==> flow/design.v <==
`timescale 1ns / 1ps
module alu_top(
    input             clk,
    input      [31:0] a_in,
    input      [31:0] b_in,
    input      [3:0]  aluc_in,
    output reg [31:0] r_out,
    output reg        zero_out,
    output reg        overflow_out
    );
    reg  [31:0] a_q, b_q;
    reg  [3:0]  aluc_q;
    wire [31:0] r;
    wire        zero, overflow;
    alu u_alu(.a(a_q), .b(b_q), .overflow(overflow), .zero(zero), .r(r), .aluc(aluc_q));
    always @(posedge clk) begin
        a_q          <= a_in;
        b_q          <= b_in;
        aluc_q       <= aluc_in;
        r_out        <= r;
        zero_out     <= zero;
        overflow_out <= overflow;
    end
endmodule

`timescale 1ns / 1ps
module alu(
    input [31:0]a,
    input [31:0]b,
    output overflow,
    output zero,
    output [31:0]r,
    input [3:0] aluc   
    );
    parameter Add    =    3'b000;     
    parameter Addu    =    3'b010;     
    parameter Sub    =     3'b001;     
    parameter Subu    =    3'b011;     
    parameter And    =    3'b100;     
    parameter Or    =    3'b101;     
    parameter Xor    =    3'b110;     
	 parameter Lui1    =    3'b111;     
	 wire signed [31:0] sa=a,sb=b;
	 reg [32:0]result;
always@(*)begin
        case(aluc)
            Addu: begin
                result=a+b;
            end
            Subu: begin
                result=a-b;
            end
            Add: begin
                result=sa+sb;
            end
            Sub: begin
                result=sa-sb;
            end
            And: begin
                result=a&b;
            end
            Or: begin
                result=a|b;
            end
            Xor: begin
                result=a^b;
            end
            Lui1: begin
				result = {b[15:0], 16'b0};
				end
            default:
                result=a+b;
        endcase
    end
    assign r=result[31:0];
    assign zero=(r==32'b0)?1:0;
    assign overflow=result[32];
endmodule
export LEC_CHECK = 0
export CAP_MARGIN = 20
export CORE_MARGIN = 2
export CORE_UTILIZATION = 71
export CTS_CLUSTER_DIAMETER = 48
export CTS_CLUSTER_SIZE = 79
export PLACE_DENSITY_LB_ADDON = 0.24
export SETUP_SLACK_MARGIN = -0.41
export SLEW_MARGIN = 20
create_clock -name core_clock -period 4.71 [get_ports {clk}]
run.sh (not shown) runs the stock make flow with config.mk's settings and CLKGATE_MAP_FILE=.
The baseline failed in clock tree synthesis (4_1_cts) with DPL-0038.
Next try:
CORE_UTILIZATION = 67   (was 71)
CTS_CLUSTER_DIAMETER = default   (was 48)
CTS_CLUSTER_SIZE = 100   (was 79)
PLACE_DENSITY_LB_ADDON = default   (was 0.24)
SETUP_SLACK_MARGIN = default   (was -0.41)
TNS_END_PERCENT = 5   (was default)
clock period = 6.0 ns   (was 4.71 ns; I/O delays follow)
What happened:
- Now the flow ran to the end with no violations
- die size went up by a few percent
- synthesized area stays the same
- synthesized cell count does not change

* * *

== run A ==
RTL: the design.v shown in full above, as it stands there.
make LEC_CHECK=0 ABC_AREA=0 CAP_MARGIN=20 CORE_ASPECT_RATIO=0.5 CORE_MARGIN=9 CORE_UTILIZATION=58 CTS_CLUSTER_DIAMETER=232 CTS_CLUSTER_SIZE=100 SLEW_MARGIN=20 TNS_END_PERCENT=5 finish   # period 6.0 ns
Run A went all the way through the flow, and no timing, DRC or antenna check failed.
diff inputs: run A => run P
- TNS_END_PERCENT removed (was 5)
- CTS_CLUSTER_SIZE removed (was 100)
- CTS_CLUSTER_DIAMETER changed from 232 to 62
- CORE_MARGIN changed from 9 to 2
- CORE_ASPECT_RATIO removed (was 0.5)
- ABC_AREA removed (was 0)
- CORE_UTILIZATION changed from 58 to 66
- the clock period (ns, I/O delays scaled along) changed from 6.0 to 4.88
==> results <==
Across run P and run A, a clean result was obtained everywhere but in run P. Run P: all stages done; final checks FAILED (setup timing). Higher final area goes to run P over run A. Run P reports a higher number of non-filler instances in the completed layout than run A does. | total power | run P vs run A | worse |. When the final numbers for run P and run A were put side by side, the wire length reported by the detailed router turned out to be smaller in run A. Compared with run A, run P degrades power drawn by the clock network. Count of routing violations after the opening detailed-route iteration went up by more than half going from run A to run P.

* * *

run a:
RTL: the design.v shown in full above, as it stands there.
make LEC_CHECK=0 CAP_MARGIN=0 CORE_MARGIN=2 CORE_UTILIZATION=72 CTS_CLUSTER_DIAMETER=51 CTS_CLUSTER_SIZE=37 PLACE_DENSITY=0.67 SLEW_MARGIN=20 finish   # period 5.42 ns
Nothing crashed in run a and all stages finished; the problem is that the final layout failed, the offending checks being negative setup slack.
Modified inputs, run b compared to run a
- CAP_MARGIN now 20, was 0
- CORE_UTILIZATION now 20, was 72
- PLACE_DENSITY no longer set, was 0.67
- CTS_CLUSTER_DIAMETER no longer set, was 51
- CTS_CLUSTER_SIZE no longer set, was 37
- the clock period (ns, I/O delays scaled along) now 5.73, was 5.42
### Flow results
The flow did not stop early for run b: all stages ran, and the layout cleared the timing, design-rule and antenna checks.
Looking at slowest cell on the critical path, the sky130_fd_sc_hd__or4_1 result is from run b; the sky130_fd_sc_hd__or4_4 one comes from run a.
Ratio of total power to cell area | run b below run a
Power consumed by sequential cells, run b and run a: smaller value in run b
Summary of the comparison: wire length reported by the detailed router is higher in run b, relative to run a.
Compared with run a, in run b clock insertion delay at the later pin of the skew report saw an increase; power share of the clock group saw an increase; routed wire length per instance saw a decrease; placed cell count saw an increase.

* * *

== build 96 ==
RTL: the design.v shown in full above, as it stands there.
==> flow/config.mk <==
export PLATFORM = sky130hd
export DESIGN_NAME = alu_top
export DESIGN_NICKNAME = alu_top
export VERILOG_FILES = /design/flow/design.v
export SDC_FILE = /design/flow/constraint.sdc
export NUM_CORES = 4
export LEC_CHECK = 0
export CAP_MARGIN = 20
export CORE_MARGIN = 2
export CORE_UTILIZATION = 72
export CTS_CLUSTER_DIAMETER = 62
export PLACE_DENSITY = 0.66
export SLEW_MARGIN = 20
==> flow/constraint.sdc <==
create_clock -name core_clock -period 5.73 [get_ports {clk}]
set_input_delay 1.1460 -clock core_clock [delete_from_list [all_inputs] [get_ports {clk}]]
set_output_delay 1.1460 -clock core_clock [all_outputs]
set_load 0.01 [all_outputs]
Complete run, failing final checks: build 96, reason negative setup slack.
--- input diff build 96..build 39 ---
-- flow/config.mk --
<<< build 96, line 8
export CAP_MARGIN = 20
>>> build 39, line 8
export CAP_MARGIN = 40
<<< build 96, line 12
>>> build 39, line 12
export CTS_CLUSTER_SIZE = 20
==> flow/constraint.sdc <==
create_clock -name core_clock -period 5.38 [get_ports {clk}]
set_input_delay 1.0760 -clock core_clock [delete_from_list [all_inputs] [get_ports {clk}]]
set_output_delay 1.0760 -clock core_clock [all_outputs]
set_load 0.01 [all_outputs]
==> comparison <==
Build 39: all stages done; final checks FAILED (negative setup slack). [build 39] worst-case vdd ir drop rose about 26% relative to build 96. Measured against each other, build 96 and build 39 differ in buffers plus inverters on the worst setup path, the lower figure coming from build 96. Build 96 → build 39: number of iterations in the first detailed-routing pass went up 2; final cycle utilization of the critical path went up 6.9 points; post-cts sizing count went up 21.
Modified inputs, build 47 compared to build 39
-- flow/config.mk --
<<< build 39, line 11
export CTS_CLUSTER_DIAMETER = 62
>>> build 47, line 11
export CTS_CLUSTER_DIAMETER = 93
<<< build 39, line 13
export PLACE_DENSITY = 0.66
>>> build 47, line 13
export PLACE_DENSITY = 0.4
==> flow/constraint.sdc <==
create_clock -name core_clock -period 5.5 [get_ports {clk}]
set_input_delay 1.1000 -clock core_clock [delete_from_list [all_inputs] [get_ports {clk}]]
set_output_delay 1.1000 -clock core_clock [all_outputs]
set_load 0.01 [all_outputs]
--- outcome ---
Build 47 ran in full, but the layout does not pass; the checks complain about negative setup slack. Worst setup slack in build 47 vs build 39: up 0.18 ns. Higher proportion of total power due to net switching goes to build 39 over build 47. Summary: with build 39 as the reference, internal cell power in build 47 moved down by a few percent.
## Diff of input files: build 58 against build 47
-- flow/config.mk --
<<< build 47, line 13
export PLACE_DENSITY = 0.4
>>> build 58, line 13
export PLACE_DENSITY = 0.8
[summary]
- There was hardly any difference in power between build 47 and build 58.
- On wire length of the first global-routing pass, build 58 and build 47 are neck and neck.
- Number of sinks handled by clock tree synthesis: build 58 vs build 47 identical
- Static leakage power delta (build 58 -> build 47): insignificant
- Diff build 47..build 58 | placed cell count | unchanged
- From build 47 to build 58, inserted tap cell count did not move at all.
- Build 58: flow complete, layout not clean; failing: negative setup slack
- Re final worst slack: no difference whatsoever between build 47 and build 58.
- Build 58 vs. build 47: power consumed by combinational cells saw little to no change; data required time of the worst path saw little to no change; total die area saw little to no change; net count of the finished layout saw little to no change.

* * *

// alu_top: RTL as listed in full above, without the edits since
clock: 6.54 ns
lec_check: 0
cap_margin: 20
core_margin: 2
core_utilization: 40
gpl_routability_driven: 1
gpl_timing_driven: 0
place_density_lb_addon: 0.12
slew_margin: 35
The baseline completed with no timing, DRC or antenna violations.
==> next run, changes <==
Settings changed: CORE_UTILIZATION 40 to 72, CTS_CLUSTER_DIAMETER set to 52, GPL_ROUTABILITY_DRIVEN 1 to not set, GPL_TIMING_DRIVEN 0 to not set, PLACE_DENSITY set to 0.37, PLACE_DENSITY_LB_ADDON 0.12 to not set, SLEW_MARGIN 35 to 20.
Clock period 6.54 ns to 5.48 ns, I/O delays scaled along.
Effect: The changed run died in 5_1_grt; synthesized cell count is unchanged; die size drops by 43%; synthesized area is unchanged.
==> next run, changes <==
Settings changed: ABC_AREA set to 1, CORE_UTILIZATION 72 to 64, CTS_CLUSTER_DIAMETER 52 to not set, PLACE_DENSITY 0.37 to not set.
Clock period 5.48 ns to 6.85 ns, I/O delays scaled along.
After rerunning:
- This time the run produced a clean layout
- die area came out higher by 26%
- synthesized area goes up by 12%
- synthesized cell count climbs by 55%
==> next run, changes <==
Settings changed: ABC_AREA 1 to not set, CORE_UTILIZATION 64 to 72, CTS_CLUSTER_DIAMETER set to 52, PLACE_DENSITY set to 0.4.
Clock period 6.85 ns to 5.48 ns, I/O delays scaled along.
=> With this change the flow ended with an error in 5_1_grt (GRT-0232); synthesized area goes down by 11%; synthesized cell count is lower by 35%; die area falls by 20%.

* * *

// alu_top: RTL as listed in full above, without the edits since
clock: 6.0 ns
lec_check: 0
cap_margin: 20
core_margin: 2
core_utilization: 40
cts_cluster_size: 100
slew_margin: 20
tns_end_percent: 5
Next try:
- CORE_UTILIZATION: 40 -> 71
- CTS_CLUSTER_SIZE: 100 -> 58
- PLACE_DENSITY: unset -> 0.67
- TNS_END_PERCENT: 5 -> unset
- clock period: 6.0 -> 5.0 ns (I/O delays scaled with it)
- With this change the flow stopped in 5_1_grt with GRT-0232
- die area shrinks by well over a third
- synthesized cell count is unchanged
- synthesized area is unchanged
Next try:
- CORE_UTILIZATION: 71 -> 72
- CTS_CLUSTER_DIAMETER: unset -> 51
- clock period: 5.0 -> 5.42 ns (I/O delays scaled with it)
Effect:
- This time the run finished but fails on setup timing
- synthesized cell count does not change
- area after synthesis is unchanged
- die area drops slightly
Next try:
- CORE_UTILIZATION: 72 -> 40
- CTS_CLUSTER_DIAMETER: 51 -> unset
- CTS_CLUSTER_SIZE: 58 -> unset
- PLACE_DENSITY: 0.67 -> unset
- clock period: 5.42 -> 6.0 ns (I/O delays scaled with it)
The changed run finished with timing, DRC and antenna clean.
Synthesized area does not change.
Utilization drops by 41 points.
Global-route usage drops by 20 points.
Clock skew is about the same.
Setup slack is better by 580 ps.
Power drops by about 13%.
Next try:
- CORE_UTILIZATION: 40 -> 66
- clock period: 6.0 -> 4.88 ns (I/O delays scaled with it)
What happened: This time the run produced a layout that fails on setup timing. Synthesized cell count stays the same. Global-route usage increases by 22 points. Combinational power went up by well over a third. Non-clock buffer count goes up by 187. Final area rose by roughly a tenth. Wire length rises by a quarter to a third.

* * *

// alu_top: RTL as listed in full above, without the edits since
make LEC_CHECK=0 CAP_MARGIN=35 CORE_MARGIN=2 CORE_UTILIZATION=72 CTS_CLUSTER_DIAMETER=52 CTS_CLUSTER_SIZE=22 PLACE_DENSITY=0.37 SLEW_MARGIN=20 finish   # period 5.34 ns
The first run produced a layout that fails on setup timing.
Next try:
==> flow/config.mk (replaced) <==
export PLATFORM = sky130hd
export DESIGN_NAME = alu_top
export DESIGN_NICKNAME = alu_top
export VERILOG_FILES = /design/flow/design.v
export SDC_FILE = /design/flow/constraint.sdc
export NUM_CORES = 4
export LEC_CHECK = 0
export CAP_MARGIN = 20
export CORE_MARGIN = 2
export CORE_UTILIZATION = 58
export MIN_ROUTING_LAYER = met1
export PLACE_DENSITY_LB_ADDON = 0.19
export SLEW_MARGIN = 40
Effect:
- The new run reached the layout checks and failed them: setup timing
- synthesized cell count stays the same
- power came out higher by 1.6%
- die size came out higher by 23%
- clock-buffer cell count came out lower by 1
- setup slack gets better by 0.36 ns
- via count came out lower by 6.7%
- worst hold slack gets worse by 0.0059 ns

* * *

== v40 ==
// alu_top: RTL as listed in full above, without the edits since
clock: 5.34 ns
lec_check: 0
cap_margin: 20
core_margin: 2
core_utilization: 72
cts_cluster_diameter: 52
place_density: 0.37
slew_margin: 20
Finished, but not clean: v40, with setup timing.
Setup changes, v40 to v27
- an added ABC_AREA of 1
- a deleted PLACE_DENSITY that had been 0.37
- an added CTS_CLUSTER_SIZE of 72
- a change of CTS_CLUSTER_DIAMETER from 52 to 105
- a change of the clock period (ns, I/O delays scaled along) from 5.34 to 3.5
Findings:
The flow ended early for v27: it failed with a tool error in 4_1_cts. Register area share after synthesis down 2.5 points in v27 wrt v40. [compare] base=v40 new=v27: arithmetic-cell share of the synthesized area counting full adders, half adders and majority gates fell 2.0 points, number of cell instances after yosys synthesis rose 611, area after synthesis rose about 12%.
#### Input delta (v39 over v27)
- a deleted CTS_CLUSTER_SIZE that had been 72
- a deleted CTS_CLUSTER_DIAMETER that had been 105
- an added PLACE_DENSITY of 0.66
- a deleted ABC_AREA that had been 1
- a change of the clock period (ns, I/O delays scaled along) from 3.5 to 5.81
### Flow results
Complete run, failing final checks: v39, reason setup timing.
The worst setup slack before clock tree synthesis of v39 was superior to that of v27.
Per the comparison of v39 with v27, area of the placeable core -0.0014 mm²; total cells reported by yosys after synthesis lost about 35%; area reported by Yosys stat lost 11%; distinct cell type count after synthesis increased by about 130% relative to the old numbers; synthesized area per cell rose by 2.2 µm².
From v27 to v39 the numbers moved as follows: cell count after placement moved down, instance area at placement moved down, area fraction in and, or, nand and nor cells after synthesis moved down.

* * *

RTL: the design.v shown in full above, as it stands there.
export LEC_CHECK = 0
export ABC_AREA = 0
export CAP_MARGIN = 20
export CORE_ASPECT_RATIO = 0.5
export CORE_MARGIN = 9
export CORE_UTILIZATION = 58
export CTS_CLUSTER_DIAMETER = 232
export CTS_CLUSTER_SIZE = 100
export PLACE_DENSITY = 0.92
export SETUP_SLACK_MARGIN = -0.35
export SLEW_MARGIN = 20
export TNS_END_PERCENT = 5
create_clock -name core_clock -period 6.0 [get_ports {clk}]
The first run produced a layout that fails on negative setup slack.
Rerun with:
Settings changed: ABC_AREA 0 to default, CORE_ASPECT_RATIO 0.5 to default, CORE_MARGIN 9 to 2, CORE_UTILIZATION 58 to 40, CTS_CLUSTER_DIAMETER 232 to default, CTS_CLUSTER_SIZE 100 to 98, PLACE_DENSITY 0.92 to default, SETUP_SLACK_MARGIN -0.35 to default.
The changed run ran to the end with no violations.
Final area came out higher by 1.2%.
Synthesized cell count is unchanged.
Sequential share of layout area went down by 0.20 points.
Critical path depth came out lower by 5.
Count of clock-buffer cells in the layout stays the same.
Rerun with:
Settings changed: ABC_AREA from default to 1, CORE_ASPECT_RATIO from default to 1.8, CORE_MARGIN 2 to 9, CORE_UTILIZATION 40 to 58, CTS_CLUSTER_DIAMETER from default to 345, CTS_CLUSTER_SIZE 98 to 100.
The new run finished with timing, DRC and antenna clean.
Routed wire length is higher by 41%.
Worst hold slack loses 25 ps.
Non-clock buffer count is lower by 29.
Sequential power is higher by about 2%.
Rerun with:
Settings changed: ABC_AREA 1 to default, CORE_ASPECT_RATIO 1.8 to 0.5, CORE_MARGIN 9 to 8, CTS_CLUSTER_DIAMETER 345 to default, CTS_CLUSTER_SIZE 100 to default.
Effect: Count of clock-buffer cells in the layout came out lower by 1. Hold slack improved by 37 ps. Synthesized cell count came out lower by 35%.
Rerun with:
Settings changed: ABC_AREA from default to 0, CORE_MARGIN 8 to 9, CTS_CLUSTER_DIAMETER from default to 232, CTS_CLUSTER_SIZE from default to 100, PLACE_DENSITY_LB_ADDON from default to 0.1, SETUP_SLACK_MARGIN from default to 1.58.
What happened: The new run completed without violations. Clock power falls by 9.8%. Via count came out higher by 1.5%. Setup slack gets better by 330 ps.
Power figures rest on the tool's default switching activity, not on a simulated workload.
